==> flow/design.v (excerpt) <==
module fir(
	input			clk_100k,
	input			rst_n,
	input 	signed [8:0]	samp_in,
	output 	signed [8:0]	fir_out	
);
wire	signed [15:0]	b[0:20];
reg	signed [8:0]	samp[0:20]; 
wire signed [24:0]	mult[0:20];
wire signed [33:0]	sum;
assign b[0] = 16'h0312;
assign b[1] = 16'h03F8;
assign b[2] = 16'h0694;
assign b[3] = 16'h0AAD;
assign b[4] = 16'h0FE6;
assign b[5] = 16'h15BC;
assign b[6] = 16'h1B9F;
assign b[7] = 16'h20F9;
assign b[8] = 16'h2539;
assign b[9] = 16'h27F6;
assign b[10] = 16'h28E9;
assign b[11] = 16'h27F6;
assign b[12] = 16'h2539;
assign b[13] = 16'h20F9;
assign b[14] = 16'h1B9F;
assign b[15] = 16'h15BC;
assign b[16] = 16'h0FE6;
assign b[17] = 16'h0AAD;
assign b[18] = 16'h0694;
assign b[19] = 16'h03F8;
assign b[20] = 16'h0312;
integer i;
always @(posedge clk_100k or negedge rst_n) begin
	if(!rst_n) begin
		for(i=20;i>=0;i=i-1)begin
			samp[i] <= 0;
		end
	end
	else begin  
		for(i=20;i>0;i=i-1)begin
			samp[i] <= samp[i-1];
		end
		samp[0] <= samp_in;
	end
end
genvar j;
for(j=0;j<=20;j=j+1)begin
	assign mult[j] = $signed(samp[j])*$signed(b[j]);
end
assign sum = mult[0]+mult[1]+mult[2]+mult[3]+mult[4]+mult[5]+mult[6]+mult[7]+mult[8]+mult[9]+mult[10]+mult[11]+mult[12]+mult[13]+mult[14]+mult[15]+mult[16]+mult[17]+mult[18]+mult[19]+mult[20];
assign fir_out = sum[24:16];
endmodule
export LEC_CHECK = 0
export ABC_AREA = 1
export CAP_MARGIN = 20
export CORE_MARGIN = 2
export CORE_UTILIZATION = 72
export CTS_CLUSTER_DIAMETER = 93
export CTS_CLUSTER_SIZE = 75
export MAX_ROUTING_LAYER = met4
export PLACE_DENSITY_LB_ADDON = 0.01
export SETUP_SLACK_MARGIN = 0.61
export SLEW_MARGIN = 20
create_clock -name core_clock -period 4.5 [get_ports {clk_100k}]
run.sh (not shown) runs the stock make flow with config.mk's settings and CLKGATE_MAP_FILE=.
The first run completed and failed the layout checks on negative setup slack.
Then changed:
ABC_AREA = default   (was 1)
CAP_MARGIN = 15   (was 20)
CTS_CLUSTER_DIAMETER = default   (was 93)
CTS_CLUSTER_SIZE = default   (was 75)
MAX_ROUTING_LAYER = default   (was met4)
PLACE_DENSITY_LB_ADDON = default   (was 0.01)
SETUP_SLACK_MARGIN = -0.94   (was 0.61)
clock period = 13.4 ns   (was 4.5 ns; I/O delays follow)
Result:
- The new run ran to the end with violations: negative setup slack
- via count decreases by about a fifth
- final cell count falls by roughly a tenth
- die size drops slightly
- register-to-register slack is better by 9.1 ns
- final area shrinks by a few percent
- setup slack is better by 7.6 ns
- utilization goes down by 4.1 points
- non-clock buffer count shrinks by 280
- critical path depth came out higher by 3
Then changed:
CAP_MARGIN = 20   (was 15)
CORE_UTILIZATION = 43   (was 72)
SETUP_SLACK_MARGIN = default   (was -0.94)
clock period = 15.8 ns   (was 13.4 ns; I/O delays follow)
The changed run passed the timing, DRC and antenna checks.
Routed wire length drops by 14%.
Setup slack improved by 1.9 ns.
Cell count came out higher by 0.39%.
Then changed:
ABC_AREA = 1   (was default)
CAP_MARGIN = 15   (was 20)
CORE_UTILIZATION = 72   (was 43)
CTS_CLUSTER_DIAMETER = 396   (was default)
SETUP_SLACK_MARGIN = 1.1   (was default)
clock period = 12.6 ns   (was 15.8 ns; I/O delays follow)
This time the run ran to the end with violations: negative setup slack.
Utilization goes up by 39 points.
Clock-buffer cell count goes down by 3.
Via count goes up by 22%.
Wire length goes up by 17%.
Global-route usage goes up by 20 points.
Die area goes down by 39%.
Non-clock buffer count goes up by 691.
Final area goes up by 11%.
First-iteration DRC count goes up by 95%.
Worst setup slack gets worse by 2.1 ns.

* * *

== build 6 ==
Starting RTL as in the previous note.
export LEC_CHECK = 0
export CAP_MARGIN = 15
export CORE_MARGIN = 2
export CORE_UTILIZATION = 72
export CTS_CLUSTER_DIAMETER = 376
export CTS_CLUSTER_SIZE = 98
export PLACE_DENSITY = 0.4
export SLEW_MARGIN = 20
create_clock -name core_clock -period 18.0 [get_ports {clk_100k}]
--- input diff build 6..build 64 ---
Settings: CAP_MARGIN now 20, was 15; ABC_AREA now 1, previously not set; SETUP_SLACK_MARGIN now 0.4, previously not set; CTS_CLUSTER_DIAMETER no longer set, was 376; MAX_ROUTING_LAYER now met4, previously not set; PLACE_DENSITY no longer set, was 0.4; CTS_CLUSTER_SIZE no longer set, was 98; the clock period (ns, I/O delays scaled along) now 4.56, was 18.0.
==> results <==
- In build 64, buffer and inverter count on the worst path is lower than in build 6.
- In build 64 the implementation completed, yet the final layout does not meet the checks, the culprit being negative setup slack.
- The higher post-route clock period utilization of build 6 and build 64 is in build 64.
- Looking at multi-input logic cell count across build 6 and build 64, the one that comes out lower is build 6.
- Build 64 against build 6: effective utilization at floorplan +0.65 points, clock skew now sits lower.
- Compared with build 6, build 64 shows a higher total length of routed met3 wires.
Modified inputs, build 43 compared to build 64
Settings: MAX_ROUTING_LAYER removed (was met4); CORE_UTILIZATION changed from 72 to 40; SETUP_SLACK_MARGIN removed (was 0.4); ABC_AREA removed (was 1); the clock period (ns, I/O delays scaled along) changed from 4.56 to 16.0.
Build 43 finished all stages; the layout is clean.
What the final checks of build 64 revealed, after a flow that finished every stage, was a layout that fails on negative setup slack.
The destination of the critical timing path comes out fir_out[7] in one run and fir_out[8] in the other, namely in build 64 and build 43 respectively.
Of build 64 and build 43, the lower full die area belongs to build 64.
Changes observed in build 43 relative to build 64: register-to-register slack now sits higher.
### build 43 -> build 30
Settings: swapping 40 for 33 in CORE_UTILIZATION; swapping 20 for 15 in CAP_MARGIN; putting CELL_PAD_IN_SITES_GLOBAL_PLACEMENT at 3 where nothing was set; putting CTS_CLUSTER_DIAMETER at 156 where nothing was set; putting CORE_ASPECT_RATIO at 1.59 where nothing was set; putting TNS_END_PERCENT at 90 where nothing was set; putting CTS_CLUSTER_SIZE at 40 where nothing was set; putting GPL_TIMING_DRIVEN at 1 where nothing was set; putting GPL_ROUTABILITY_DRIVEN at 0 where nothing was set; putting MAX_ROUTING_LAYER at met4 where nothing was set; putting PLACE_DENSITY_LB_ADDON at 0.17 where nothing was set; putting HOLD_SLACK_MARGIN at 0.09 where nothing was set.
==> comparison <==
- Comparing build 30 against build 43, there is no change at all in remaining global-route overflow.
- Core util | build 30 vs build 43 | build 30 lower
- NOTE die boundary height build 43->build 30 increased by more than a quarter
- On hold slack, build 43 loses to build 30.
- Taking build 43 as the reference, in build 30 non-clock buffer contribution to total cell area now sits higher; worst setup margin now sits higher.
--- input diff build 30..build 95 ---
Settings: HOLD_SLACK_MARGIN: 0.09 -> unset; CORE_UTILIZATION: 33 -> 40; PLACE_DENSITY_LB_ADDON: 0.17 -> unset; CTS_CLUSTER_DIAMETER: 156 -> 235; CELL_PAD_IN_SITES_GLOBAL_PLACEMENT: 3 -> unset; CORE_ASPECT_RATIO: 1.59 -> unset.
## What came out
- Summary of build 95 over build 30: ratio of final minimum period to clock period barely changed, count of clock buffers in the final design dropped 1, fmax barely changed.
- Build 95: final setup slack of the worst path is 0.017 ns lower than what build 30 reported.
The inputs of build 84 differ from those of build 95 as listed below.
Settings: clearing TNS_END_PERCENT, which used to be 90; swapping 15 for 30 in CAP_MARGIN; clearing CTS_CLUSTER_SIZE, which used to be 40; clearing MAX_ROUTING_LAYER, which used to be met4; swapping 1 for 0 in GPL_TIMING_DRIVEN; putting MIN_ROUTING_LAYER at met2 where nothing was set; swapping 40 for 21 in CORE_UTILIZATION; clearing GPL_ROUTABILITY_DRIVEN, which used to be 0; putting SETUP_SLACK_MARGIN at 2.64 where nothing was set; clearing CTS_CLUSTER_DIAMETER, which used to be 235.
--- outcome ---
Build 95 and build 84: one clean run, build 95; the rest did not finish clean. Summary — post-CTS resize count, build 84 relative to build 95: higher, by 240%. Re final cell utilization of the core: build 95 was higher than build 84. Build 84 against build 95: setup slack after layout decreased by 0.60 ns relative to the old numbers, cell count increased by 1623 relative to the old numbers, via count increased by 13400 relative to the old numbers, final area increased by 2600 µm² relative to the old numbers, sequential share of layout area decreased by 0.30 points relative to the old numbers. Post-route setup TNS came out lower on build 84 than on build 95.
